// DT
module DT(
        input                   clk,
        input                   reset,
        output                  done,
        output                  sti_rd,
        output  [9:0]           sti_addr,
        input   [15:0]          sti_di,
        output                  res_wr,
        output                  res_rd,
        output  reg [13:0]      res_addr,
        output  reg [7:0]       res_do,
        input   [7:0]           res_di
        );
For scale: roughly 140 flip-flops.
Settings: LEC_CHECK=0, ABC_AREA=1, CAP_MARGIN=15, CELL_PAD_IN_SITES_GLOBAL_PLACEMENT=0, CORE_MARGIN=3, CORE_UTILIZATION=59, CTS_CLUSTER_SIZE=48, GPL_TIMING_DRIVEN=1, MAX_ROUTING_LAYER=met4, MIN_ROUTING_LAYER=met2, PLACE_DENSITY=0.67, SETUP_SLACK_MARGIN=-0.52, SLEW_MARGIN=10, TNS_END_PERCENT=90; clock period 5.28 ns.
run.sh (not shown) runs the stock make flow with config.mk's settings and CLKGATE_MAP_FILE=.
The baseline completed and failed the layout checks on negative setup slack.
Next try:
- CAP_MARGIN: 15 -> 0
- CELL_PAD_IN_SITES_GLOBAL_PLACEMENT: 0 -> default
- CORE_MARGIN: 3 -> 7
- CORE_UTILIZATION: 59 -> 40
- CTS_CLUSTER_SIZE: 48 -> default
- GPL_ROUTABILITY_DRIVEN: default -> 0
- GPL_TIMING_DRIVEN: 1 -> default
- HOLD_SLACK_MARGIN: default -> 0.02
- MIN_ROUTING_LAYER: met2 -> default
- PLACE_DENSITY: 0.67 -> default
- SETUP_SLACK_MARGIN: -0.52 -> default
- SLEW_MARGIN: 10 -> 20
- TNS_END_PERCENT: 90 -> default
- clock period: 5.28 -> 9.0 ns (I/O delays scaled with it)
This time the run completed without violations. Wire length shrinks by a little under a tenth. Via count is lower by a quarter to a third. Final area falls by a few percent.


Setup of run 1:
Starting RTL as in the previous note.
Design DT, start of the top module:
module DT(
        input                   clk,
        input                   reset,
        output                  done,
        output                  sti_rd,
        output  [9:0]           sti_addr,
        input   [15:0]          sti_di,
        output                  res_wr,
        output                  res_rd,
        output  reg [13:0]      res_addr,
        output  reg [7:0]       res_do,
        input   [7:0]           res_di
        );
==> flow/config.mk <==
export PLATFORM = sky130hd
export DESIGN_NAME = DT
export DESIGN_NICKNAME = DT
export VERILOG_FILES = /design/flow/design.v
export SDC_FILE = /design/flow/constraint.sdc
export NUM_CORES = 4
export LEC_CHECK = 0
export ABC_AREA = 1
export CAP_MARGIN = 20
export CORE_MARGIN = 2
export CORE_UTILIZATION = 70
export SETUP_SLACK_MARGIN = -0.3
export SLEW_MARGIN = 20
==> flow/constraint.sdc <==
create_clock -name core_clock -period 6.23 [get_ports {clk}]
set_input_delay 1.2460 -clock core_clock [delete_from_list [all_inputs] [get_ports {clk}]]
set_output_delay 1.2460 -clock core_clock [all_outputs]
set_load 0.01 [all_outputs]
In run 1 the implementation completed, yet the final layout does not meet the checks, the culprit being negative setup slack.
Edits applied to the flow inputs when going from run 1 to run 2:
# run 1
export LEC_CHECK = 0
export ABC_AREA = 1
export CAP_MARGIN = 20
export CORE_MARGIN = 2
export CORE_UTILIZATION = 70
export SETUP_SLACK_MARGIN = -0.3
export SLEW_MARGIN = 20
create_clock -name core_clock -period 6.23 [get_ports {clk}]
# run 2
export LEC_CHECK = 0
export CAP_MARGIN = 20
export CORE_MARGIN = 2
export CORE_UTILIZATION = 66
export SETUP_SLACK_MARGIN = 1.48
export SLEW_MARGIN = 20
create_clock -name core_clock -period 6.06 [get_ports {clk}]
--- outcome ---
Nothing crashed in run 1 and all stages finished; the problem is that the final layout failed, the offending checks being negative setup slack. Run 2: complete, dirty (negative setup slack). From run 2 to run 1, number of antenna violations at the first check in global routing did not move at all. NOTE: combinational share of power in run 2 exceeds that of run 1. Against run 1, run 2 comes in 2 lower on number of clock buffers in the layout. Summary: with run 1 as the reference, clock power in run 2 moved down by a few percent. Taking run 2 over run 1, the total number of nets in the final design ratio works out to 0.801. | post-detailed-routing wire length | run 2 vs run 1 | better |. Re non-clock buffer count in the final layout: run 2 is about 23% up on run 1. Going from run 1 to run 2, first-pass GRT wire length decreased by 13% relative to the old numbers, overall power after layout increased by 5.7% relative to the old numbers, final setup skew closely matched the old numbers. Re post-route cell area: run 1 and run 2 aren't equal, and the lower value belongs to run 2.
Modified inputs, run 3 compared to run 2
# run 2
export LEC_CHECK = 0
export CAP_MARGIN = 20
export CORE_MARGIN = 2
export CORE_UTILIZATION = 66
export SETUP_SLACK_MARGIN = 1.48
export SLEW_MARGIN = 20
create_clock -name core_clock -period 6.06 [get_ports {clk}]
# run 3
export LEC_CHECK = 0
export ABC_AREA = 1
export CAP_MARGIN = 20
export CORE_MARGIN = 2
export CORE_UTILIZATION = 66
export CTS_CLUSTER_DIAMETER = 213
export SLEW_MARGIN = 20
create_clock -name core_clock -period 7.13 [get_ports {clk}]
==> comparison <==
- Run 3 finished end to end and its layout was clean on timing, DRC and antenna.
- Of run 2 and run 3, the lower combinational power belongs to run 3.
- The non-clock buffer count number comes out lower for run 3 vs run 2.
- Looking at timing startpoint of the critical path, the u_back.pixel_tmp[2][0] result is from run 3; the u_back.pixel_tmp[3][3] one comes from run 2.
- From run 2 to run 3 the numbers moved as follows: total power density per cell area went down by about 22%, maximum cell stage delay along the critical path was more or less identical.
- Run 3 against run 2: total length of routed met3 wires moved up; proportion of cell area occupied by registers level; sequential power moved down; number of buffers inserted to repair setup after CTS moved down.
- Higher instance area after placement among run 2 and run 3: run 3
--- input diff run 3..run 4 ---
# run 3
export LEC_CHECK = 0
export ABC_AREA = 1
export CAP_MARGIN = 20
export CORE_MARGIN = 2
export CORE_UTILIZATION = 66
export CTS_CLUSTER_DIAMETER = 213
export SLEW_MARGIN = 20
create_clock -name core_clock -period 7.13 [get_ports {clk}]
# run 4
export LEC_CHECK = 0
export CAP_MARGIN = 20
export CORE_MARGIN = 2
export CORE_UTILIZATION = 58
export SETUP_SLACK_MARGIN = 1.27
export SLEW_MARGIN = 20
create_clock -name core_clock -period 6.21 [get_ports {clk}]
==> results <==
- [flow] run 4 | stages: complete | final checks: fail | reason: negative setup slack
- Comparing run 3 and run 4, the lower final worst-path cycle share was measured on run 3.
- In run 4 the core footprint turned out 970 um2 higher than in run 3.
- Taking run 3 as the reference, in run 4 synthesized cell count lost 381; sequential cell area fraction in the yosys report picked up an extra 1.9 points; hold slack lost 0.020 ns; routed wire length lost about 12%.
- Width of the die in run 4 vs run 3: up 3.5%
- Sequential group power, run 3 and run 4: higher on run 4
- Delta(final layout net count, run 4 - run 3) < 0
- Area added between synthesis and finish: run 4 higher than run 3
diff inputs: run 4 => run 5
# run 4
export LEC_CHECK = 0
export CAP_MARGIN = 20
export CORE_MARGIN = 2
export CORE_UTILIZATION = 58
export SETUP_SLACK_MARGIN = 1.27
export SLEW_MARGIN = 20
create_clock -name core_clock -period 6.21 [get_ports {clk}]
# run 5
export LEC_CHECK = 0
export CAP_MARGIN = 20
export CORE_MARGIN = 2
export CORE_UTILIZATION = 21
export SLEW_MARGIN = 20
create_clock -name core_clock -period 8.62 [get_ports {clk}]
==> results <==
In run 5, the number of well taps came out 190% above the value in run 4.
For the height of the chip, run 5 came in about 64% higher than run 4 did.
In run 5 relative to run 4, floorplan row count had gone up by more than half.
Share of power burned in the clock network delta for run 5 relative to run 4: 3.8 points higher
Run 5 closes out successfully: all stages finished, all timing, DRC and antenna checks passed.
In the reports for run 4 and run 5, the larger worst setup slack belongs to run 5.
Run 4 → run 5: global-route usage moved down, number of logic gates about even.
Changes in run 6 relative to run 5:
# run 5
export LEC_CHECK = 0
export CAP_MARGIN = 20
export CORE_MARGIN = 2
export CORE_UTILIZATION = 21
export SLEW_MARGIN = 20
create_clock -name core_clock -period 8.62 [get_ports {clk}]
# run 6
export LEC_CHECK = 0
export CAP_MARGIN = 20
export CORE_MARGIN = 2
export CORE_UTILIZATION = 40
export SLEW_MARGIN = 20
create_clock -name core_clock -period 9.0 [get_ports {clk}]
## What came out
- Clock skew across run 6 and run 5: no real change.
- From run 5 to run 6 the numbers moved as follows: number of cells in the design after placement moved down, worst slew margin relative to its limit lower, clock power decreased about 11%, wire length now sits lower, hold slack now larger.
- Run 5 → run 6: met1 track utilization from global routing higher, relative contribution of combinational cells to total power higher.
- Diff run 5 -> run 6: met2 usage in global routing saw an increase; number of detailed-route iterations in the first pass saw a decrease; overall power saw a decrease.


## run A
DT again, from the RTL that the note above started with.
clock: 7.63 ns
lec_check: 0
abc_area: 1
cap_margin: 20
cell_pad_in_sites_global_placement: 0
core_margin: 2
core_utilization: 72
cts_cluster_size: 57
gpl_timing_driven: 1
hold_slack_margin: 0.16
max_routing_layer: met4
place_density_lb_addon: 0.12
setup_slack_margin: -0.15
slew_margin: 10
tns_end_percent: 20
Input-level comparison between run B and run A:
Settings: PLACE_DENSITY_LB_ADDON: 0.12 -> unset; CELL_PAD_IN_SITES_GLOBAL_PLACEMENT: 0 -> unset; SLEW_MARGIN: 10 -> 20; ABC_AREA: 1 -> unset; CTS_CLUSTER_SIZE: 57 -> unset; SETUP_SLACK_MARGIN: -0.15 -> 0.55; GPL_TIMING_DRIVEN: 1 -> unset; HOLD_SLACK_MARGIN: 0.16 -> unset; MAX_ROUTING_LAYER: met4 -> unset; CTS_CLUSTER_DIAMETER: unset -> 396; TNS_END_PERCENT: 20 -> unset; the clock period (ns, I/O delays scaled along): 7.63 -> 4.06.
[summary]
In the summary table, run B is marked failed, with error DPL-0033 raised in clock tree synthesis.
Count of mapped cells out of synthesis of run B falls short of that of run A by more than 10%.
Against run A as the reference, run B delivers a lower weighted congestion reported at the end of routability-driven placement.
Against run A as the reference, run B delivers a lower cell count listed in synth_stat.txt.
#### Input delta (run C over run B)
Settings: CORE_ASPECT_RATIO now 0.5, previously not set; SETUP_SLACK_MARGIN now 1.15, was 0.55; PLACE_DENSITY now 0.38, previously not set; CTS_CLUSTER_SIZE now 72, previously not set; the clock period (ns, I/O delays scaled along) now 3.85, was 4.06.
==> results <==
Tool error DPL-0038 stopped run C during clock tree synthesis; no final results.
Pre-CTS setup slack is higher on run B
Run C -> run B: share of flip-flops with an asynchronous set or reset after synthesis delta 0, exact match
~same placeable core region in run B and run C
Run C vs run B — final HPWL from detailed placement rose 13%.
Input-level comparison between run D and run C:
Settings: CTS_CLUSTER_SIZE changed from 72 to 24; CORE_ASPECT_RATIO removed (was 0.5); PLACE_DENSITY changed from 0.38 to 0.37; ABC_AREA newly set to 1; CTS_CLUSTER_DIAMETER removed (was 396); SETUP_SLACK_MARGIN removed (was 1.15); the clock period (ns, I/O delays scaled along) changed from 3.85 to 6.72.
### Flow results
- Every stage of run D finished as expected; the final checks, on the other hand, flagged negative setup slack, which means the layout fails.
- For post-synthesis instance total, dividing the value from run C by the value from run D gives 0.76.
- Comparing synthesized-area fraction occupied by xor and xnor cells for run D and run C, the smaller number came from run D.
- Going from run C to run D, the cell count listed in synth_stat.txt was found to have gone up by 381.
- As far as I/O pin count goes, run D and run C are indistinguishable; the numbers are identical.
- Compared with run C, area figure in the yosys stat output in run D increased by a few percent.
- Run C → run D: number of placed cells counting well taps picked up an extra 236; fraction of the mapped netlist area in adder cells lost 0.69 points.
- Area of the chip in run D is 5.5% above run C.
- In the metrics for run D and run C, the one carrying the lower fraction of the core area occupied by cells at floorplan is run C.
- Diff run D and run C: total standard cell area after synthesis higher in run D


Setup of job 4251:
Starting RTL as in the previous note.
Design DT, start of the top module:
module DT(
        input                   clk,
        input                   reset,
        output                  done,
        output                  sti_rd,
        output  [9:0]           sti_addr,
        input   [15:0]          sti_di,
        output                  res_wr,
        output                  res_rd,
        output  reg [13:0]      res_addr,
        output  reg [7:0]       res_do,
        input   [7:0]           res_di
        );
clock: 5.33 ns
lec_check: 0
cap_margin: 20
cell_pad_in_sites_detail_placement: 2
cell_pad_in_sites_global_placement: 2
core_aspect_ratio: 1.86
core_margin: 2
core_utilization: 27
hold_slack_margin: -0.03
max_routing_layer: met5
min_routing_layer: met2
place_density: 0.47
slew_margin: 20
What the final checks of job 4251 revealed, after a flow that finished every stage, was a layout that fails on negative setup slack.
[inputs] job 1669 vs job 4251
# job 4251
export LEC_CHECK = 0
export CAP_MARGIN = 20
export CELL_PAD_IN_SITES_DETAIL_PLACEMENT = 2
export CELL_PAD_IN_SITES_GLOBAL_PLACEMENT = 2
export CORE_ASPECT_RATIO = 1.86
export CORE_MARGIN = 2
export CORE_UTILIZATION = 27
export HOLD_SLACK_MARGIN = -0.03
export MAX_ROUTING_LAYER = met5
export MIN_ROUTING_LAYER = met2
export PLACE_DENSITY = 0.47
export SLEW_MARGIN = 20
create_clock -name core_clock -period 5.33 [get_ports {clk}]
# job 1669
export LEC_CHECK = 0
export ABC_AREA = 1
export CAP_MARGIN = 20
export CORE_MARGIN = 2
export CORE_UTILIZATION = 68
export SETUP_SLACK_MARGIN = -0.26
export SLEW_MARGIN = 20
create_clock -name core_clock -period 6.06 [get_ports {clk}]
Results
For job 4251, the launch point of the critical path was u_back.pixel_tmp[2][1], unlike job 1669, where it was u_back.pixel_tmp[3][0].
Changes observed in job 1669 relative to job 4251: via count went down 13%, clock power went down 18%.
Count of clock-buffer cells in the layout up 2 in job 1669 wrt job 4251
The layout from job 4251, despite a flow that completed every stage, fails the layout checks, with the failing checks listed as negative setup slack.
The final report for job 1669 shows a completed flow and a layout that fails verification, specifically negative setup slack.
## Diff of input files: job 2398 against job 1669
# job 1669
export LEC_CHECK = 0
export ABC_AREA = 1
export CAP_MARGIN = 20
export CORE_MARGIN = 2
export CORE_UTILIZATION = 68
export SETUP_SLACK_MARGIN = -0.26
export SLEW_MARGIN = 20
create_clock -name core_clock -period 6.06 [get_ports {clk}]
# job 2398
export LEC_CHECK = 0
export ABC_AREA = 1
export CAP_MARGIN = 20
export CORE_MARGIN = 2
export CORE_UTILIZATION = 67
export CTS_CLUSTER_SIZE = 24
export SLEW_MARGIN = 20
create_clock -name core_clock -period 7.13 [get_ports {clk}]
### Flow results
Job 2398 completed every stage of the flow, and the final layout passed the timing, DRC and antenna checks.
Slew at the pin closest to its max-slew limit was higher in the run labelled job 2398.
Job 2398 has number of gates resized after CTS below what job 1669 had.
Sum of negative setup slack: higher on job 2398
Job 2398 vs. job 1669: total power decreased by 8.7% relative to the old numbers; count of buffer and inverter cells on the critical path decreased by 3 relative to the old numbers; placeable core region increased by about 0.7% relative to the old numbers.
Re post-route core utilization: job 1669 and job 2398 aren't equal, and the lower value belongs to job 2398.
Job 2398 vs. job 1669: cell area went down by 5.2%.
Of job 1669 and job 2398, the run reporting the lower overall global routing resource usage was job 2398.
Power is estimated from default activity; no workload was simulated.
